==> inputs of wip/maple <==
==> flow/design.v <==
`timescale 1ns / 1ps
module WcaCicInterp
(
	input wire clock,
	input wire reset,
	input wire enable,
	input wire strobe_cic,
	input wire strobe_if,
	input wire [3:0] log2_rate,
	input  wire [15:0] data_in,
	output wire [15:0] data_out
);
reg [24+15:0] comb1;
reg [24+15:0] comb2;
reg [24+15:0] comb3;
reg [24+15:0] pipe1;
reg [24+15:0] pipe2;
reg [24+15:0] pipe3;
reg [24+15:0] integ1;  
reg [24+15:0] integ2;
reg [24+ 15:0] integ3;
always @(posedge clock)
	if(reset | ~enable)
		begin
			pipe1 <= 0;
			pipe2 <= 0;
			pipe3 <= 0;
			comb1 <= 0;
			comb2 <= 0;
			comb3 <= 0;	
		end
	else if (strobe_cic)
		begin
			comb1 <= data_in;
			pipe1 <= data_in - comb1;
			comb2 <= pipe1;
			pipe2 <= pipe1 - comb2;
			comb3 <= pipe2;
			pipe3 <= pipe2 - comb3;
		end
reg [15:0] data_store;
always @(posedge clock)
	if(reset | ~enable)
		begin
			integ1 <= 0;
			integ2 <= 0;
			integ3 <= 0;
		end
	else if (strobe_if)
		begin
			integ1 <= integ1 + pipe3; 
			integ2 <= integ2 + integ1; 
			integ3 <= integ3 + integ2; 
			case(log2_rate)
				4'h1:  data_store <= integ3[18:3];
				4'h2:  data_store <= integ3[21:6];
				4'h3:  data_store <= integ3[24:9];
				4'h4:  data_store <= integ3[27:12];
				4'h5:  data_store <= integ3[30:15];
				4'h6:  data_store <= integ3[33:18];
				4'h7:  data_store <= integ3[36:21];
				4'h8:  data_store <= integ3[39:24];
				default: data_store <= integ3[15:0];
			endcase
		end
assign data_out = data_store;
endmodule
`timescale 1 ns/100 ps
module WcaCordic12 (reset,ngreset,clock, strobeData, X0, Y0, A0, XN, YN, AN);
  parameter BIT_WIDTH   = 12;
  parameter ITERATIONS  = 12;
  parameter MODE        = 0;  
  input clock, reset, ngreset,strobeData;
  input signed  [BIT_WIDTH-1:0] X0, Y0, A0;
  output signed [BIT_WIDTH-1:0] XN, YN, AN;
  wire signed [BIT_WIDTH-1:0] x_w [ITERATIONS-1:1];
  wire signed [BIT_WIDTH-1:0] y_w [ITERATIONS-1:1];
  wire signed [BIT_WIDTH-1:0] a_w [ITERATIONS-1:1];
    localparam [143:0] arctanLUT = { 12'h0, 12'h1, 12'h1, 12'h3, 12'h5, 12'ha, 12'h14, 12'h29, 12'h51, 12'ha0, 12'h12e,  12'h200  };
    CordicCalc #(0,MODE,BIT_WIDTH) pcc_0(.reset(reset), .ngreset(ngreset), .clock(clock), .strobeData( strobeData),
               .X0(X0), .Y0(Y0), .A0(A0), .aRom(arctanLUT[BIT_WIDTH-1:0]),
               .XN(x_w[1]), .YN(y_w[1]), .AN(a_w[1])  );
    genvar i;
    generate for(i=1; i<ITERATIONS-1; i=i+1) begin: pcc_1
      CordicCalc #(i,MODE,BIT_WIDTH) pcc_1(.reset(reset), .ngreset(ngreset), .clock(clock), .strobeData( strobeData),
               .X0(x_w[i]), .Y0(y_w[i]), .A0(a_w[i]), .aRom(arctanLUT[(i+1)*BIT_WIDTH-1:i*BIT_WIDTH]),
               .XN(x_w[i+1]), .YN(y_w[i+1]), .AN(a_w[i+1])  );
    end
	endgenerate 
    CordicCalc #(ITERATIONS-1,MODE,BIT_WIDTH) pcc_2(.reset(reset),.ngreset(ngreset),.clock(clock), .strobeData( strobeData),
               .X0(x_w[ITERATIONS-1]), .Y0(y_w[ITERATIONS-1]), .A0(a_w[ITERATIONS-1]), 
               .aRom(arctanLUT[ITERATIONS*BIT_WIDTH-1:(ITERATIONS-1)*BIT_WIDTH]),
               .XN(XN), .YN(YN), .AN(AN)  );
endmodule
module CordicCalc(reset,ngreset,clock, strobeData, X0, Y0, A0, XN, YN, AN, aRom);
  parameter RSHIFT = 0;
  parameter MODE = 0;    
  parameter BIT_WIDTH = 12;
  input reset, ngreset, clock, strobeData;
  input  signed [BIT_WIDTH-1:0] X0, Y0, A0;
  input  signed [BIT_WIDTH-1:0] aRom;
  output signed [BIT_WIDTH-1:0] XN, YN, AN;
  wire d;
  reg signed [BIT_WIDTH-1:0] XN, YN, AN;
  assign d = (MODE==0)? A0[BIT_WIDTH-1] : ~Y0[BIT_WIDTH-1];  
  always @ (posedge clock) begin
      if(reset) begin
        AN <=  0;
        XN <=  0;
        YN <=  0;
      end
      else
        if (d & strobeData)    begin 
          AN <=  A0 + aRom; 
          XN <=  X0 + (Y0>>>RSHIFT);
          YN <=  Y0 - (X0>>>RSHIFT);
        end
        else if (strobeData)      begin 
          AN <=  A0 - aRom; 
          XN <=  X0 - (Y0>>>RSHIFT);
          YN <=  Y0 + (X0>>>RSHIFT);
        end       
  end   
endmodule
module WcaUpConverter
(
	input              	clock,
	input              	reset,
	input              	enable,
	input  	wire [7:0]  	cfg,				 
	input  	wire       		strobe_cic,   	 
	input  	wire [31:0] 	phase_cordic, 	 
	input		wire [3:0]  	log2_rate,
	input	  wire			strobe_if,
	input   wire	[31:0] iq_bb_in,
	output  reg		[23:0] iq_if_out
  );
  parameter MODE  =  4'hB; 		 
	wire  aclr = cfg[1];  
	wire [15:0] ihb_in = iq_bb_in[15:0];
	wire [15:0] qhb_in = iq_bb_in[31:16];
	wire [11:0] icor_in;
	wire [11:0] qcor_in;
	wire [23:0] cor_out;
	wire [15:0] icic_in;
	wire [15:0] qcic_in;
	wire hb_strobe_out;
	wire cic_strobe_out;
assign icic_in 		= ihb_in; 
assign qcic_in 		= qhb_in;
generate if( MODE & 3'h2)
  begin
  	wire [15:0] icic_out;
   wire [15:0] qcic_out;
   reg [15:0] icic_latch;
	reg [15:0] qcic_latch;
	WcaCicInterp cic_i (
	 .clock(clock), 
    .reset(reset | aclr), 
    .enable(enable), 
    .strobe_cic(strobe_cic), 
    .strobe_if(strobe_if), 
    .log2_rate(log2_rate), 
    .data_in(icic_in), 
    .data_out(icic_out)
    );
	WcaCicInterp cic_q (
    .clock(clock), 
    .reset(reset | aclr), 
    .enable(enable), 
    .strobe_cic(strobe_cic), 
    .strobe_if(strobe_if), 
    .log2_rate(log2_rate), 
    .data_in(qcic_in), 
    .data_out(qcic_out)
    );
	always @(posedge clock)
	begin
		if( strobe_if)
		 begin
			icic_latch<= icic_out;
			qcic_latch<= qcic_out;
		 end
	end	 
	wire bypassCic    	=  MODE[3] & cfg[3];
   assign icor_in 		= (bypassCic) ? icic_in[15:4] : icic_latch[15:4];
	assign qcor_in 		= (bypassCic) ? qcic_in[15:4] : qcic_latch[15:4] ;
	end
else 
 begin 
    assign icor_in 			= icic_in[15:4] ;
    assign qcor_in 			= qcic_in[15:4] ;
  end   
endgenerate
generate if( MODE & 3'h1)
  begin
  wire [11:0] icordicout_internal;
  wire [11:0] qcordicout_internal;
    reg [11:0] X0;
    reg [11:0] Y0;
    reg [11:0] A0;
    always @(posedge clock) 
     case({strobe_if, phase_cordic[31:30]})
       3'b101 :   
        begin            
            X0 <= -qcor_in;
            Y0 <= icor_in;
            A0 <= phase_cordic[31:20] - 12'h400;                    
        end
       3'b110 :  
        begin
            X0 <= qcor_in;
            Y0 <= -icor_in;
            A0 <= phase_cordic[31:20] + 12'h400;                    
        end
       3'b100:  
			begin
            X0 <= icor_in;
            Y0 <= qcor_in;
            A0 <= phase_cordic [31:20];
        end
       3'b111:  
			begin
            X0 <= icor_in;
            Y0 <= qcor_in;
            A0 <= phase_cordic [31:20];
        end
    endcase
    WcaCordic12  #(12,12,0) cordic
    ( 
       .ngreset(1'b1), .clock(clock),.reset(reset | aclr), .strobeData(strobe_if),
       .X0(X0), .Y0(Y0),.A0(A0),
       .XN(icordicout_internal), .YN(qcordicout_internal), .AN() 
    );	 
	wire bypassCordic    = MODE[3] & cfg[2];
	assign cor_out = (bypassCordic) ? {qcor_in, icor_in} : {qcordicout_internal, icordicout_internal};
  end
else  
  begin
    assign cor_out = {qcor_in, icor_in};
  end
endgenerate 
	always @(posedge clock)
	begin
		if( strobe_if)	iq_if_out <= cor_out;
	end
endmodule  
==> flow/run.sh <==
#!/bin/bash
# the make line also repeats each setting of config.mk as NAME=value (left out here)
make -C /OpenROAD-flow-scripts/flow DESIGN_CONFIG=/design/flow/config.mk WORK_HOME=/design/flow/orfs CLKGATE_MAP_FILE= finish
==> flow/config.mk <==
export PLATFORM = sky130hd
export DESIGN_NAME = WcaUpConverter
export DESIGN_NICKNAME = WcaUpConverter
export VERILOG_FILES = /design/flow/design.v
export SDC_FILE = /design/flow/constraint.sdc
export NUM_CORES = 4
export LEC_CHECK = 0
export ABC_AREA = 1
export CAP_MARGIN = 5
export CELL_PAD_IN_SITES_DETAIL_PLACEMENT = 1
export CELL_PAD_IN_SITES_GLOBAL_PLACEMENT = 1
export CORE_MARGIN = 4
export CORE_UTILIZATION = 69
export CTS_CLUSTER_DIAMETER = 373
export GPL_ROUTABILITY_DRIVEN = 0
export GPL_TIMING_DRIVEN = 0
export HOLD_SLACK_MARGIN = 0.11
export MAX_ROUTING_LAYER = met4
export MIN_ROUTING_LAYER = met1
export PLACE_DENSITY_LB_ADDON = 0.05
export SETUP_SLACK_MARGIN = 0.3
export SLEW_MARGIN = 10
export TNS_END_PERCENT = 90
==> flow/constraint.sdc <==
create_clock -name core_clock -period 3.0 [get_ports {clock}]
set_input_delay 0.6000 -clock core_clock [delete_from_list [all_inputs] [get_ports {clock}]]
set_output_delay 0.6000 -clock core_clock [all_outputs]
set_load 0.01 [all_outputs]
==> wip/tundra (differences from wip/maple) <==
- ABC_AREA: 1 -> not set
- CAP_MARGIN: 5 -> 20
- CELL_PAD_IN_SITES_GLOBAL_PLACEMENT: 1 -> not set
- CORE_MARGIN: 4 -> 6
- CORE_UTILIZATION: 69 -> 33
- CTS_CLUSTER_DIAMETER: 373 -> 79
- GPL_ROUTABILITY_DRIVEN: 0 -> not set
- GPL_TIMING_DRIVEN: 0 -> not set
- HOLD_SLACK_MARGIN: 0.11 -> not set
- MAX_ROUTING_LAYER: met4 -> not set
- MIN_ROUTING_LAYER: met1 -> met2
- PLACE_DENSITY_LB_ADDON: 0.05 -> not set
- SETUP_SLACK_MARGIN: 0.3 -> not set
- SLEW_MARGIN: 10 -> 20
- TNS_END_PERCENT: 90 -> not set
==> flow/constraint.sdc (replaced) <==
create_clock -name core_clock -period 8.0 [get_ports {clock}]
set_input_delay 1.6000 -clock core_clock [delete_from_list [all_inputs] [get_ports {clock}]]
set_output_delay 1.6000 -clock core_clock [all_outputs]
set_load 0.01 [all_outputs]
==> wip/sierra (differences from wip/maple) <==
- ABC_AREA: 1 -> 0
- CELL_PAD_IN_SITES_DETAIL_PLACEMENT: 1 -> not set
- CORE_MARGIN: 4 -> 2
- GPL_ROUTABILITY_DRIVEN: 0 -> not set
- PLACE_DENSITY: not set -> 0.89
- PLACE_DENSITY_LB_ADDON: 0.05 -> not set
==> qor summary <==
	wip/tundra	wip/maple	wip/sierra
Run status	no timing/DRC/antenna violations	did not finish	did not finish
Failing step	-	global placement without I/O	global placement without I/O
Share of synthesized area occupied by flip-flops and latches	30.65%	26.00%	30.65%
XOR/XNOR share of the synthesized area	7.855%	4.955%	7.855%
Floorplan core density	33.30%	69.44%	69.29%
Adder-Cell Fraction of Synth Area	14.57%	12.36%	14.57%
Number of placement rows	174	131	121
Vert. Die Dim	489.1 um	366.2 um	333.9 um
Yosys top cell area share	26.33%	22.34%	26.33%
Unique cell type count in the Yosys netlist	92	51	92
Gate count of the mapped netlist	9061	14.22k	9061
Number of standard cells reported by yosys	9061	14.22k	9061
Simple share	14.74%	29.26%	14.74%
Chip area	239200 sq um	134100 sq um	111500 sq um
Synthesized cell area	75110 sq um	88550 sq um	75110 sq um
Yosys Chip Area	75110 sq um	88550 sq um	75110 sq um
